Setup of v6:
## axi_dfm_v1_0
module axi_dfm_v1_0(
    input logic s_axi_aclk,
    input logic s_axi_aresetn,
    input  logic [31:0] s_axi_awaddr,
    input  logic        s_axi_awvalid,
    output logic        s_axi_awready,
    input  logic [31:0] s_axi_wdata,
    input  logic        s_axi_wvalid,
    output logic        s_axi_wready,
    output logic s_axi_bvalid,
    input  logic s_axi_bready,
    input  logic [31:0] s_axi_araddr,
    input  logic        s_axi_arvalid,
    output logic        s_axi_arready,
    output logic [31:0] s_axi_rdata,
    output logic        s_axi_rvalid,
    input  logic        s_axi_rready,
    input  logic signal_in,
    output logic signal_done
);
Size in the first run: roughly 2500 cells after synthesis, ~570 flip-flops, roughly 0.027 mm^2 of cells after synthesis.
make LEC_CHECK=0 ABC_AREA=0 CAP_MARGIN=20 CELL_PAD_IN_SITES_DETAIL_PLACEMENT=0 CORE_ASPECT_RATIO=0.63 CORE_MARGIN=2 CORE_UTILIZATION=40 CTS_CLUSTER_SIZE=83 PLACE_DENSITY_LB_ADDON=0.05 SETUP_SLACK_MARGIN=1.28 SLEW_MARGIN=20 finish   # period 4.61 ns
run.sh (not shown) runs the stock make flow with config.mk's settings and CLKGATE_MAP_FILE=.
v6 ran to completion and came out clean on the timing, DRC and antenna checks.
> inputs changed (v6 -> v7)
==> flow/config.mk <==
export PLATFORM = sky130hd
export DESIGN_NAME = axi_dfm_v1_0
export DESIGN_NICKNAME = axi_dfm_v1_0
export VERILOG_FILES = /design/flow/design.v
export SDC_FILE = /design/flow/constraint.sdc
export NUM_CORES = 4
export LEC_CHECK = 0
export CAP_MARGIN = 20
export CORE_MARGIN = 2
export CORE_UTILIZATION = 40
export PLACE_DENSITY = 0.6
export SETUP_SLACK_MARGIN = 0.62
export SLEW_MARGIN = 20
==> flow/constraint.sdc <==
create_clock -name core_clock -period 3.55 [get_ports {s_axi_aclk}]
set_input_delay 0.7100 -clock core_clock [delete_from_list [all_inputs] [get_ports {s_axi_aclk}]]
set_output_delay 0.7100 -clock core_clock [all_outputs]
set_load 0.01 [all_outputs]
### Flow results
A busiest layer in global routing of met1 is what v6 shows, while met2 belongs to v7. The area enclosed by the die boundary of v7 and that of v6 are within noise of each other. Changes observed in v7 relative to v6: routed wire length has decreased; number of global-route vias before repair increased by 696 relative to the old numbers.

========
## fjord
The RTL this note starts from:
==> flow/design.v <==
module data_syn(
    input logic clk_i,
    input logic rst_n_i,
    input logic data_i,
    output logic data_o
);
logic data_a, data_b;
assign data_o = data_b;
always_ff @(posedge clk_i or negedge rst_n_i)
begin
    if (!rst_n_i) begin
        data_a <= 1'b0;
        data_b <= 1'b0;
    end else begin
        data_a <= data_i;
        data_b <= data_a;
    end
end
endmodule
module edge2en(
    input logic clk_i,
    input logic rst_n_i,
    input logic data_i,
    output logic pos_edge_o,
    output logic neg_edge_o,
    output logic any_edge_o
);
logic data_a, data_b;
assign pos_edge_o = ~data_b & data_a;
assign neg_edge_o = ~data_a & data_b;
assign any_edge_o =  data_a ^ data_b;
always_ff @(posedge clk_i or negedge rst_n_i)
begin
    if (!rst_n_i) begin
        data_a <= 1'b0;
        data_b <= 1'b0;
    end else begin
        data_a <= data_i;
        data_b <= data_a;
    end
end
endmodule
module startup #(
    parameter int W = 32
) (
    input logic clk_i,
    input logic rst_n_i,
    input logic  [4:0] gate_sync_i,
    input logic [W-1:0] gate_shift_i,
    output logic [4:0] gate_en_o
);
logic  [4:0] gate_en;
logic [W-1:0] gate_cnt;
logic        gate_next;
logic        gate_done;
assign gate_en_o = gate_en;
edge2en gate_next_en(
    .clk_i(clk_i),
    .rst_n_i(rst_n_i),
    .data_i(gate_done & (gate_en == gate_sync_i)),
    .pos_edge_o(gate_next)
);
always_ff @(posedge clk_i or negedge rst_n_i)
begin
    if (!rst_n_i) begin
        gate_en   <= 5'b00000;
        gate_cnt  <= {W{1'b0}};
        gate_done <= 1'b0;
    end else begin
        gate_en   <= gate_next ? {gate_en[3:0], (gate_sync_i != 5'b01111)} : gate_en;
        gate_cnt  <= gate_next ? {W{1'b0}} : gate_cnt + 1'b1;
        gate_done <= gate_next ? 1'b0 : (gate_cnt == gate_shift_i) ? 1'b1 : gate_done;
    end
end
endmodule
module measure #(
    parameter int W = 32
) (
    input logic clk_i,
    input logic rst_n_i,
    input logic sig_clk_i,
    input logic        gate_en_i,
    input logic [W-1:0] gate_total_i,
    output logic        reg_wr_en_o,
    output logic [2*W-1:0] reg_wr_data_o,
    output logic gate_sync_o
);
logic sig_clk_s;
logic sig_clk_p;
logic gate_sync;
logic gate_sync_n;
logic        gate_en;
logic [W-1:0] gate_cnt;
logic [W-1:0] sig_clk_cnt;
logic [W-1:0] ref_clk_cnt;
logic        reg_wr_en;
logic [2*W-1:0] reg_wr_data;
assign reg_wr_en_o   = reg_wr_en;
assign reg_wr_data_o = reg_wr_data;
assign gate_sync_o = gate_sync;
data_syn sig_clk_syn(
    .clk_i(clk_i),
    .rst_n_i(rst_n_i),
    .data_i(sig_clk_i),
    .data_o(sig_clk_s)
);
edge2en sig_clk_en(
    .clk_i(clk_i),
    .rst_n_i(rst_n_i),
    .data_i(sig_clk_s),
    .pos_edge_o(sig_clk_p)
);
edge2en gate_sync_en(
    .clk_i(clk_i),
    .rst_n_i(rst_n_i),
    .data_i(gate_sync),
    .neg_edge_o(gate_sync_n)
);
always_ff @(posedge clk_i or negedge rst_n_i)
begin
    if (!rst_n_i) begin
        gate_en  <= 1'b0;
        gate_cnt <= {W{1'b0}};
        gate_sync <= 1'b0;
        sig_clk_cnt <= {W{1'b0}};
        ref_clk_cnt <= {W{1'b0}};
        reg_wr_en   <= 1'b0;
        reg_wr_data <= {(2*W){1'b0}};
    end else begin
        if (gate_sync) begin
            gate_en  <= (gate_cnt == gate_total_i) ? 1'b0 : gate_en;
            gate_cnt <= (gate_cnt == gate_total_i) ? {W{1'b0}} : gate_cnt + 1'b1;
            gate_sync <= (sig_clk_p & ~gate_en) ? 1'b0 : gate_sync;
            sig_clk_cnt <= sig_clk_p ? sig_clk_cnt + 1'b1 : sig_clk_cnt;
            ref_clk_cnt <= ref_clk_cnt + 1'b1;
        end else begin
            gate_en  <= gate_en_i;
            gate_cnt <= {W{1'b0}};
            gate_sync <= (sig_clk_p & gate_en) ? 1'b1 : gate_sync;
            sig_clk_cnt <= reg_wr_en ? {W{1'b0}} : sig_clk_cnt;
            ref_clk_cnt <= reg_wr_en ? {W{1'b0}} : ref_clk_cnt;
        end
        reg_wr_en   <= gate_sync_n;
        reg_wr_data <= gate_sync_n ? {ref_clk_cnt, sig_clk_cnt} : reg_wr_data;
    end
end
endmodule
`timescale 1ns / 1ps
module axi_dfm_v1_0(
    input logic s_axi_aclk,
    input logic s_axi_aresetn,
    input  logic [31:0] s_axi_awaddr,
    input  logic        s_axi_awvalid,
    output logic        s_axi_awready,
    input  logic [31:0] s_axi_wdata,
    input  logic        s_axi_wvalid,
    output logic        s_axi_wready,
    output logic s_axi_bvalid,
    input  logic s_axi_bready,
    input  logic [31:0] s_axi_araddr,
    input  logic        s_axi_arvalid,
    output logic        s_axi_arready,
    output logic [31:0] s_axi_rdata,
    output logic        s_axi_rvalid,
    input  logic        s_axi_rready,
    input  logic signal_in,
    output logic signal_done
);
localparam int W = 16;
logic [4:0] gate_en;
logic [4:0] gate_sync;
logic [W-1:0] gate_shift;
logic [W-1:0] gate_total;
logic     [4:0] raw_wr_en;
logic [2*W-1:0] raw_wr_data[5];
logic           reg_wr_en;
logic [2*W-1:0] reg_wr_data;
logic [2*W-1:0] reg_rd_data;
assign s_axi_awready = s_axi_aresetn && s_axi_awvalid && (!s_axi_bvalid || s_axi_bready);
assign s_axi_wready  = s_axi_aresetn && s_axi_wvalid  && (!s_axi_bvalid || s_axi_bready);
assign s_axi_arready = s_axi_aresetn && s_axi_arvalid && (!s_axi_rvalid || s_axi_rready);
assign signal_done = reg_wr_en;
always_ff @(posedge s_axi_aclk or negedge s_axi_aresetn)
begin
    if (!s_axi_aresetn) begin
        gate_shift <= {W{1'b0}};
        gate_total <= {W{1'b0}};
        reg_rd_data <= {(2*W){1'b0}};
        s_axi_bvalid <= 1'b0;
        s_axi_rvalid <= 1'b0;
        s_axi_rdata <= 32'h0000_0000;
    end else begin
        if (s_axi_awready) begin
            case (s_axi_awaddr[7:0])
                8'h00:
                    gate_shift <= s_axi_wdata[W-1:0];
                8'h04:
                    gate_total <= s_axi_wdata[W-1:0];
                default:
                    reg_rd_data <= reg_wr_data;
            endcase
        end
        if (s_axi_arready) begin
            case (s_axi_araddr[7:0])
                8'h00:
                    s_axi_rdata <= {{(32-W){1'b0}}, gate_shift};
                8'h04:
                    s_axi_rdata <= {{(32-W){1'b0}}, gate_total};
                8'h08:
                    s_axi_rdata <= {{(32-W){1'b0}}, reg_rd_data[W-1:0]};
                8'h0C:
                    s_axi_rdata <= {{(32-W){1'b0}}, reg_rd_data[2*W-1:W]};
                default:
                    s_axi_rdata <= 32'h0000_0000;
            endcase
        end
        s_axi_bvalid <= (s_axi_bvalid & ~s_axi_bready) | s_axi_awready;
        s_axi_rvalid <= (s_axi_rvalid & ~s_axi_rready) | s_axi_arready;
    end
end
startup #(.W(W)) startup(
    .clk_i(s_axi_aclk),
    .rst_n_i(s_axi_aresetn),
    .gate_sync_i(gate_sync),
    .gate_shift_i(gate_shift),
    .gate_en_o(gate_en)
);
genvar i;
generate
    for (i = 0; i < 5; i = i + 1) begin: measure_block
        measure #(.W(W)) measure(
            .clk_i(s_axi_aclk),
            .rst_n_i(s_axi_aresetn),
            .sig_clk_i(signal_in),
            .gate_en_i(gate_en[i]),
            .gate_total_i(gate_total),
            .reg_wr_en_o(raw_wr_en[i]),
            .reg_wr_data_o(raw_wr_data[i]),
            .gate_sync_o(gate_sync[i])
        );
    end
endgenerate
always_ff @(posedge s_axi_aclk or negedge s_axi_aresetn)
begin
    if (!s_axi_aresetn) begin
        reg_wr_en   <= 1'b0;
        reg_wr_data <= {(2*W){1'b0}};
    end else begin
        reg_wr_en <= raw_wr_en[0] | raw_wr_en[1] | raw_wr_en[2] | raw_wr_en[3] | raw_wr_en[4];
        case (raw_wr_en)
            5'b00001:
                reg_wr_data <= raw_wr_data[0];
            5'b00010:
                reg_wr_data <= raw_wr_data[1];
            5'b00100:
                reg_wr_data <= raw_wr_data[2];
            5'b01000:
                reg_wr_data <= raw_wr_data[3];
            5'b10000:
                reg_wr_data <= raw_wr_data[4];
            default:
                reg_wr_data <= reg_wr_data;
        endcase
    end
end
endmodule
clock: 3.45 ns
lec_check: 0
cap_margin: 0
core_margin: 8
core_utilization: 39
cts_cluster_size: 25
gpl_routability_driven: 0
min_routing_layer: met2
place_density_lb_addon: 0.24
slew_margin: 0
tns_end_percent: 100
[inputs] nickel vs fjord
- CTS_CLUSTER_SIZE removed (was 25)
- TNS_END_PERCENT changed from 100 to 20
- PLACE_DENSITY_LB_ADDON removed (was 0.24)
- SETUP_SLACK_MARGIN newly set to 0.34
- MIN_ROUTING_LAYER removed (was met2)
- the clock period (ns, I/O delays scaled along) changed from 3.45 to 5.0
## What came out
Of fjord and nickel, nickel shows the higher slack of the critical path, with fjord below it.
The slack of the worst reg-to-reg path number comes out higher for nickel vs fjord.
Going from fjord to nickel, via count shrank by more than a quarter.
Sort fjord and nickel by total cell area at the placement stage, descending, and fjord comes first.
Diff fjord -> nickel | power consumption | decrease of 34%
nickel vs. fjord: slew at the pin with the worst max-slew slack lost 0.017 ns; cts-stage hold buffer count lost 1.
Inputs modified between nickel and maple:
- SLEW_MARGIN changed from 0 to 20
- SETUP_SLACK_MARGIN removed (was 0.34)
- CAP_MARGIN changed from 0 to 20
- GPL_ROUTABILITY_DRIVEN removed (was 0)
- TNS_END_PERCENT removed (was 20)
- CORE_UTILIZATION changed from 39 to 40
- CORE_MARGIN changed from 8 to 2
- PLACE_DENSITY newly set to 0.6
- the clock period (ns, I/O delays scaled along) changed from 5.0 to 3.55
Findings:
In summary, maple completed successfully, with a layout that passed the timing, DRC and antenna checks. Comparing maple and nickel, the higher post-cts hold-fix buffer tally was measured on maple. Diff maple..nickel | max-slew violation total from the final report | unchanged. maple against nickel; number of buffers inserted during clock tree synthesis is up by a little under 10%. Relative to nickel, maple degrades leakage power summed over all cells. Comparing the two runs side by side, maple comes out ahead of nickel on minimum hold slack. Sort maple and nickel by critical path arrival asc -> top: maple. Across both runs, met3 layer usage reported by global route was higher for maple than for nickel. maple against nickel; non-clock buffer count is up by more than 10%.
diff inputs: maple => violet
- ABC_AREA now 1, previously not set
- CORE_UTILIZATION now 72, was 40
- CTS_CLUSTER_DIAMETER now 386, previously not set
- the clock period (ns, I/O delays scaled along) now 2.0, was 3.55
[compare] base=maple new=violet: largest stage delay on the critical path closely matched the old numbers, proportion of cell area occupied by registers decreased by 2.2 points relative to the old numbers. maple → violet: signed area change from the synthesized netlist to the final layout went up 0.29 points, number of non-filler instances in the completed layout went up 28%, average routed wire per standard cell went down 0.17 µm. violet vs. maple: total placed instance area picked up an extra about 6%, overall die area lost 29000 µm², synthesized cell count picked up an extra about 50%. A class of the most critical setup path of primary input to primary output is what maple shows, while flop to primary output belongs to violet. Comparing sequential power for violet and maple, the bigger number came from violet.
Here is what was changed in the inputs of lagoon compared with violet.
- CORE_UTILIZATION now 57, was 72
- ABC_AREA no longer set, was 1
- CTS_CLUSTER_DIAMETER no longer set, was 386
### Flow results
lagoon vs violet on power per cell area: lagoon is the higher one.
The summed negative setup slack over all endpoints was comparable across lagoon and violet.
For violet, the library cell contributing the largest single delay on the critical path was sky130_fd_sc_hd__clkdlybuf4s50_1, unlike lagoon, where it was sky130_fd_sc_hd__dfrtp_2.
violet → lagoon: pin count of the biggest net entering global routing has increased; total routing usage reported by global routing lower; switching power of the nets increased by about 80% relative to the old numbers; biggest cell delay along the critical path fell by 0.07 ns.
Power and IR drop assume default switching activity.
